==> run a: inputs <==
==> flow/design.v <==
module half_addr(
    input a,
    input b,
    output sum,
    output carry  
);
assign sum = a ^ b;
assign carry = a & b;
endmodule
module full_addr(
    input a,
    input b,
    input cin,  
    output sum,
    output carry  
);
assign sum = a ^ b ^ cin;
assign carry = (a & b) | (cin & (a ^ b));
endmodule
module i4_addr(
    input  [3:0] a,           
    input  [3:0] b,           
    input        cin,         
    input        valid_in,    
    output [3:0] sum,         
    output       group_g,     
    output       group_p,     
    output       ready_out    
);
wire [3:0] g, p;
assign g = a & b;           
assign p = a | b;           
wire c1, c2, c3;
assign c1 = g[0] | (p[0] & cin);
assign c2 = g[1] | (p[1] & g[0]) | (p[1] & p[0] & cin);
assign c3 = g[2] | (p[2] & g[1]) | (p[2] & p[1] & g[0]) | (p[2] & p[1] & p[0] & cin);
assign group_g = g[3] | (p[3] & g[2]) | (p[3] & p[2] & g[1]) | (p[3] & p[2] & p[1] & g[0]);
assign group_p = p[3] & p[2] & p[1] & p[0];
assign sum[0] = a[0] ^ b[0] ^ cin;
assign sum[1] = a[1] ^ b[1] ^ c1;
assign sum[2] = a[2] ^ b[2] ^ c2;
assign sum[3] = a[3] ^ b[3] ^ c3;
reg ready_out_reg;
always @(*) begin
    if (valid_in) begin
        ready_out_reg = 1'b1;
    end else begin
        ready_out_reg = 1'b0;
    end
end
assign ready_out = ready_out_reg;
endmodule
module i8_addr(
    input  [7:0] a,           
    input  [7:0] b,           
    input        cin,         
    input        valid_in,    
    output [7:0] sum,         
    output       group_g,     
    output       group_p,     
    output       ready_out    
);
wire [3:0] a_low  = a[3:0];
wire [3:0] a_high = a[7:4];
wire [3:0] b_low  = b[3:0];
wire [3:0] b_high = b[7:4];
wire c4;                
wire g_low, p_low;      
wire g_high, p_high;    
wire ready_low, ready_high;
i4_addr cla_low(
    .a(a_low), .b(b_low), .cin(cin), .valid_in(valid_in),
    .sum(sum[3:0]), .group_g(g_low), .group_p(p_low), .ready_out(ready_low)
);
i4_addr cla_high(
    .a(a_high), .b(b_high), .cin(c4), .valid_in(valid_in),
    .sum(sum[7:4]), .group_g(g_high), .group_p(p_high), .ready_out(ready_high)
);
assign c4 = g_low | (p_low & cin);
assign group_g = g_high | (p_high & g_low);
assign group_p = p_high & p_low;
assign ready_out = ready_low & ready_high;
endmodule
module i16_add(
    input  [15:0] a,          
    input  [15:0] b,          
    input        valid_in,    
    output [15:0] sum,        
    output       carry_out,   
    output       ready_out    
);
wire [7:0] a_low  = a[7:0];   
wire [7:0] a_high = a[15:8];  
wire [7:0] b_low  = b[7:0];
wire [7:0] b_high = b[15:8];
wire c0, c8;                
wire g_low, p_low;          
wire g_high, p_high;        
wire ready_low, ready_high; 
assign c0 = 1'b0;           
i8_addr cla_low_8bit(
    .a(a_low), .b(b_low), .cin(c0), .valid_in(valid_in),
    .sum(sum[7:0]), .group_g(g_low), .group_p(p_low), .ready_out(ready_low)
);
i8_addr cla_high_8bit(
    .a(a_high), .b(b_high), .cin(c8), .valid_in(valid_in),
    .sum(sum[15:8]), .group_g(g_high), .group_p(p_high), .ready_out(ready_high)
);
assign c8 = g_low | (p_low & c0);                   
assign carry_out = g_high | (p_high & g_low) | (p_high & p_low & c0);  
assign ready_out = ready_low & ready_high;
endmodule
module i16_sub(
    input  [15:0] a,          
    input  [15:0] b,          
    input        valid_in,    
    output [15:0] diff,       
    output       borrow_out,  
    output       ready_out    
);
wire [15:0] b_neg = ~b;  
wire [7:0] a_low  = a[7:0];
wire [7:0] a_high = a[15:8];
wire [7:0] b_low  = b_neg[7:0];
wire [7:0] b_high = b_neg[15:8];
wire c0, c8;               
wire g_low, p_low;         
wire g_high, p_high;       
wire ready_low, ready_high;
wire carry_result;
assign c0 = 1'b1;           
i8_addr cla_low_8bit(
    .a(a_low), .b(b_low), .cin(c0), .valid_in(valid_in),
    .sum(diff[7:0]), .group_g(g_low), .group_p(p_low), .ready_out(ready_low)
);
i8_addr cla_high_8bit(
    .a(a_high), .b(b_high), .cin(c8), .valid_in(valid_in),
    .sum(diff[15:8]), .group_g(g_high), .group_p(p_high), .ready_out(ready_high)
);
assign c8 = g_low | (p_low & c0);
assign carry_result = g_high | (p_high & g_low) | (p_high & p_low & c0);
assign borrow_out = ~carry_result;
assign ready_out = ready_low & ready_high;
endmodule
module i16_mul(
    input signed [15:0] a,    
    input signed [15:0] b,    
    input        valid_in,
    output signed [15:0] prod,  
    output       ready_out
);
wire sign_a = a[15];
wire sign_b = b[15];
wire sign_res = sign_a ^ sign_b;
wire [15:0] abs_a = sign_a ? (~a + 1'b1) : a;
wire [15:0] abs_b = sign_b ? (~b + 1'b1) : b;
reg [15:0] abs_prod;
integer i;
always @(*) begin
    abs_prod = 16'd0;
    for(i = 0; i < 16; i = i + 1) begin
        if(abs_b[i]) begin
            abs_prod = abs_prod + (abs_a << i);
        end
    end
end
assign prod = sign_res ? (~abs_prod + 1'b1) : abs_prod;
assign ready_out = valid_in;
endmodule
module i16_div(
    input signed [15:0] a,    
    input signed [15:0] b,    
    input        valid_in,
    output signed [15:0] quot,  
    output       ready_out
);
wire sign_a = a[15];
wire sign_b = b[15];
wire sign_res = sign_a ^ sign_b;
wire [15:0] abs_a = sign_a ? (~a + 1'b1) : a;
wire [15:0] abs_b = sign_b ? (~b + 1'b1) : b;
reg [15:0] abs_quot;
reg [31:0] temp_r;  
integer i;
always @(*) begin
    temp_r = 32'd0;
    if (abs_b == 0) begin
        abs_quot = 16'hFFFF;  
    end else begin
        abs_quot = 16'd0;
        temp_r = 32'd0;
        for(i = 15; i >= 0; i = i - 1) begin
            temp_r = temp_r << 1;
            temp_r[0] = abs_a[i];  
            if(temp_r >= {16'd0, abs_b}) begin
                temp_r = temp_r - {16'd0, abs_b};
                abs_quot[i] = 1'b1;
            end
        end
    end
end
assign quot = sign_res ? (~abs_quot + 1'b1) : abs_quot;
assign ready_out = valid_in;
endmodule
module calc(
    input clk,  
    input rst_n,  
    input [7:0] num,
    input [2:0] op,
    input start,
    output reg [15:0] result,
    output reg [15:0] display_val,  
    output [2:0] led_op,  
    output reg stop
);
reg [15:0] local_result;
reg local_stop;
localparam ADD = 3'd6;
localparam SUB = 3'd5;
localparam MUL = 3'd4;
localparam DIV = 3'd1;
localparam ENT = 3'd2;
localparam CLR = 3'd3;
reg [15:0] a, b;
reg [2:0] local_op;
assign led_op = local_op;  
wire [15:0] res_add, res_sub, res_mul, res_div;
i16_add u_add(.a(a), .b(b), .valid_in(1'b1), .sum(res_add), .carry_out(), .ready_out());
i16_sub u_sub(.a(a), .b(b), .valid_in(1'b1), .diff(res_sub), .borrow_out(), .ready_out());
i16_mul u_mul(.a(a), .b(b), .valid_in(1'b1), .prod(res_mul), .ready_out());
i16_div u_div(.a(a), .b(b), .valid_in(1'b1), .quot(res_div), .ready_out());
localparam S_INPUT_A = 2'b00;
localparam S_INPUT_B = 2'b01;
reg [2:0] state;
always @(posedge clk) begin
	if (~rst_n) begin
    	local_stop <= 0;
        a <= 0;
        b <= 0;
        local_result <= 0;
        display_val <= 0;
        local_op <= 0;
        state <= S_INPUT_A;
    end else begin
        if (~start&local_stop) begin
        local_stop <= 0;
        end else if (start&~local_stop) begin
            case (state)
            S_INPUT_A: begin
                if (op == CLR) begin
                    a <= 0; b <= 0; display_val <= 0; local_result <= 0; local_op <= 0;
                end else if (op == ADD || op == SUB || op == MUL || op == DIV) begin
                    local_op <= op;
                    b <= 0;
                    state <= S_INPUT_B;
                end else if (op == 0) begin
                    a <= a * 16'd10 + {8'd0, num};
                    display_val <= a * 16'd10 + {8'd0, num};
                end
            end
            S_INPUT_B: begin
                if (op == CLR) begin
                    a <= 0; b <= 0; display_val <= 0; local_result <= 0; local_op <= 0;
                    state <= S_INPUT_A;
                end else if (op == ENT) begin
                    case (local_op)
                    ADD: begin local_result <= res_add; display_val <= res_add; end
                    SUB: begin local_result <= res_sub; display_val <= res_sub; end
                    DIV: begin local_result <= res_div; display_val <= res_div; end
                    MUL: begin local_result <= res_mul; display_val <= res_mul; end
                    endcase
                    a <= 0;
                    local_op <= 0;  
                    state <= S_INPUT_A;
                end else if (op == 0) begin
                    b <= b * 16'd10 + {8'd0, num};
                    display_val <= b * 16'd10 + {8'd0, num};
                end
            end
            endcase
            local_stop <= 1;
        end
    end
end
always @(posedge clk) begin
    result <= local_result;
    stop <= local_stop;
end
endmodule
==> flow/run.sh <==
#!/bin/bash
# the make line also repeats each setting of config.mk as NAME=value (left out here)
make -C /OpenROAD-flow-scripts/flow DESIGN_CONFIG=/design/flow/config.mk WORK_HOME=/design/flow/orfs CLKGATE_MAP_FILE= finish
==> flow/config.mk <==
export PLATFORM = sky130hd
export DESIGN_NAME = calc
export DESIGN_NICKNAME = calc
export VERILOG_FILES = /design/flow/design.v
export SDC_FILE = /design/flow/constraint.sdc
export NUM_CORES = 4
export LEC_CHECK = 0
export CAP_MARGIN = 20
export CORE_MARGIN = 2
export CORE_UTILIZATION = 72
export CTS_CLUSTER_SIZE = 10
export HOLD_SLACK_MARGIN = -0.09
export PLACE_DENSITY_LB_ADDON = 0.24
export SLEW_MARGIN = 20
==> flow/constraint.sdc <==
create_clock -name core_clock -period 32.1 [get_ports {clk}]
set_input_delay 6.4200 -clock core_clock [delete_from_list [all_inputs] [get_ports {clk}]]
set_output_delay 6.4200 -clock core_clock [all_outputs]
set_load 0.01 [all_outputs]
==> run b: changes against run a <==
- CAP_MARGIN: 20 -> 40
- CORE_UTILIZATION: 72 -> 40
- CTS_CLUSTER_SIZE: 10 -> unset
- HOLD_SLACK_MARGIN: -0.09 -> 0.14
- PLACE_DENSITY_LB_ADDON: 0.24 -> unset
==> flow/constraint.sdc (replaced) <==
create_clock -name core_clock -period 55.0 [get_ports {clk}]
set_input_delay 11.0000 -clock core_clock [delete_from_list [all_inputs] [get_ports {clk}]]
set_output_delay 11.0000 -clock core_clock [all_outputs]
set_load 0.01 [all_outputs]
==> comparison <==
Run b completed with no timing, DRC or antenna violations. Run a did not get past detailed placement (3_5_place_dp). In synthesized cell count, run b and run a do not differ. In synthesized area, run b and run a do not differ. In run b the die size is larger than in run a, by 78%.
